Design breakout, start of the top module:
module breakout(
    input  clk,
    input  rst,
    input  rota,
    input  rotb,
    input  de,
    output red,
    output green,
    output blue,
    output hsync,
    output vsync
    );
Settings: LEC_CHECK=0, ABC_AREA=1, CAP_MARGIN=20, CELL_PAD_IN_SITES_DETAIL_PLACEMENT=2, CELL_PAD_IN_SITES_GLOBAL_PLACEMENT=3, CORE_ASPECT_RATIO=1.49, CORE_MARGIN=10, CORE_UTILIZATION=31, CTS_CLUSTER_DIAMETER=213, GPL_ROUTABILITY_DRIVEN=0, GPL_TIMING_DRIVEN=1, PLACE_DENSITY=0.54, SLEW_MARGIN=5, TNS_END_PERCENT=95; clock period 15.1 ns.
run.sh (not shown) runs the stock make flow with config.mk's settings and CLKGATE_MAP_FILE=.
The starting point passed the timing, design-rule and antenna checks.
==> next run, changes <==
- ABC_AREA: 1 -> not set
- CELL_PAD_IN_SITES_DETAIL_PLACEMENT: 2 -> not set
- CELL_PAD_IN_SITES_GLOBAL_PLACEMENT: 3 -> not set
- CORE_ASPECT_RATIO: 1.49 -> not set
- CORE_MARGIN: 10 -> 2
- CORE_UTILIZATION: 31 -> 38
- CTS_CLUSTER_DIAMETER: 213 -> not set
- GPL_ROUTABILITY_DRIVEN: 0 -> not set
- GPL_TIMING_DRIVEN: 1 -> not set
- PLACE_DENSITY: 0.54 -> not set
- SLEW_MARGIN: 5 -> 20
- TNS_END_PERCENT: 95 -> not set
- clock period: 15.1 -> 13.3 ns (I/O delays scaled with it)
After rerunning:
- The new run ran to the end with no violations
- power goes up by 9.7%
- setup slack got worse by 2300 ps
- die area went down by 38%
- via count fell by 21%
- worst hold slack gains 4.7 ps
- first-iteration DRC count climbs by 80%

========
== run A ==
breakout again, from the RTL that the note above started with.
==> flow/config.mk <==
export PLATFORM = sky130hd
export DESIGN_NAME = breakout
export DESIGN_NICKNAME = breakout
export VERILOG_FILES = /design/flow/design.v
export SDC_FILE = /design/flow/constraint.sdc
export NUM_CORES = 4
export LEC_CHECK = 0
export CAP_MARGIN = 20
export CORE_ASPECT_RATIO = 1.99
export CORE_MARGIN = 2
export CORE_UTILIZATION = 56
export CTS_CLUSTER_DIAMETER = 391
export CTS_CLUSTER_SIZE = 48
export PLACE_DENSITY = 0.35
export SETUP_SLACK_MARGIN = 4.79
export SLEW_MARGIN = 0
export TNS_END_PERCENT = 40
==> flow/constraint.sdc <==
create_clock -name core_clock -period 40.0 [get_ports {clk}]
set_input_delay 8.0000 -clock core_clock [delete_from_list [all_inputs] [get_ports {clk}]]
set_output_delay 8.0000 -clock core_clock [all_outputs]
set_load 0.01 [all_outputs]
#### Input delta (run B over run A)
==> flow/config.mk <==
export PLATFORM = sky130hd
export DESIGN_NAME = breakout
export DESIGN_NICKNAME = breakout
export VERILOG_FILES = /design/flow/design.v
export SDC_FILE = /design/flow/constraint.sdc
export NUM_CORES = 4
export LEC_CHECK = 0
export CAP_MARGIN = 35
export CELL_PAD_IN_SITES_DETAIL_PLACEMENT = 2
export CELL_PAD_IN_SITES_GLOBAL_PLACEMENT = 3
export CORE_ASPECT_RATIO = 0.89
export CORE_MARGIN = 3
export CORE_UTILIZATION = 18
export MIN_ROUTING_LAYER = met2
export PLACE_DENSITY_LB_ADDON = 0.26
export SLEW_MARGIN = 5
export TNS_END_PERCENT = 30
Findings:
- Run B completed; timing, DRC and antenna clean
- Sort run A and run B by power, descending, and run B comes first.
- The total non-filler cell area in the finished layout in run A is 0.935 times that in run B.
- The wire length of the first global-routing pass of run B was inferior to that of run A.
- Run B vs run A: sequential share of cell area down in run B
- Delta (run B minus run A): worst hold slack now sits higher; met3 routed wirelength now sits higher; number of clock buffers in the layout now sits lower.
- For run A, the destination of the critical timing path was blue, unlike run B, where it was green.
Modified inputs, run C compared to run B
==> flow/config.mk <==
export PLATFORM = sky130hd
export DESIGN_NAME = breakout
export DESIGN_NICKNAME = breakout
export VERILOG_FILES = /design/flow/design.v
export SDC_FILE = /design/flow/constraint.sdc
export NUM_CORES = 4
export LEC_CHECK = 0
export CAP_MARGIN = 20
export CORE_ASPECT_RATIO = 1.99
export CORE_MARGIN = 2
export CORE_UTILIZATION = 56
export CTS_CLUSTER_DIAMETER = 391
export CTS_CLUSTER_SIZE = 48
export PLACE_DENSITY = 0.35
export SLEW_MARGIN = 35
==> comparison <==
For number of global-route vias before repair, dividing the value from run C by the value from run B gives 0.61.
Clock network fraction of total power delta for run C relative to run B: 5.0 points lower
Final critical-path share of the clock period: run C < run B
For routed wire length, dividing the value from run C by the value from run B gives 0.74.
Comparing run C with run B, the part of the total power dissipated in combinational logic came out essentially unchanged.
Run C: met2 layer usage reported by global route 37 points above run B
What run D does differently from run C at the input level:
diff --git a/flow/config.mk b/flow/config.mk
--- a/flow/config.mk
+++ b/flow/config.mk
@@ -11,2 +11,2 @@
-export CORE_UTILIZATION = 56
-export CTS_CLUSTER_DIAMETER = 391
+export CORE_UTILIZATION = 40
+export CTS_CLUSTER_DIAMETER = 86
@@ -14 +13,0 @@
-export PLACE_DENSITY = 0.35
### Flow results
Site row count, run C and run D, higher one = run D. Run D ended up with a lower number of buffers and inverters on the critical path than run C did. Final-layout worst hold slack delta (run D -> run C): insignificant. Diff run C -> run D: clock network fraction of total power up 2.2 points; half-perimeter wire length after detailed placement up about 1%.
Inputs modified between run D and run E:
diff --git a/flow/config.mk b/flow/config.mk
--- a/flow/config.mk
+++ b/flow/config.mk
@@ -9 +8,0 @@
-export CORE_ASPECT_RATIO = 1.99
@@ -12,3 +11 @@
-export CTS_CLUSTER_DIAMETER = 86
-export CTS_CLUSTER_SIZE = 48
-export SLEW_MARGIN = 35
+export SLEW_MARGIN = 20
==> flow/constraint.sdc <==
create_clock -name core_clock -period 11.8 [get_ports {clk}]
set_input_delay 2.3600 -clock core_clock [delete_from_list [all_inputs] [get_ports {clk}]]
set_output_delay 2.3600 -clock core_clock [all_outputs]
set_load 0.01 [all_outputs]
### Flow results
Re final hold slack: run D was lower than run E. Run D → run E: die height now sits lower, aggregate routed wire length decreased by 8.3% relative to the old numbers, horizontal die dimension now larger.
Power is estimated from default activity; no workload was simulated.
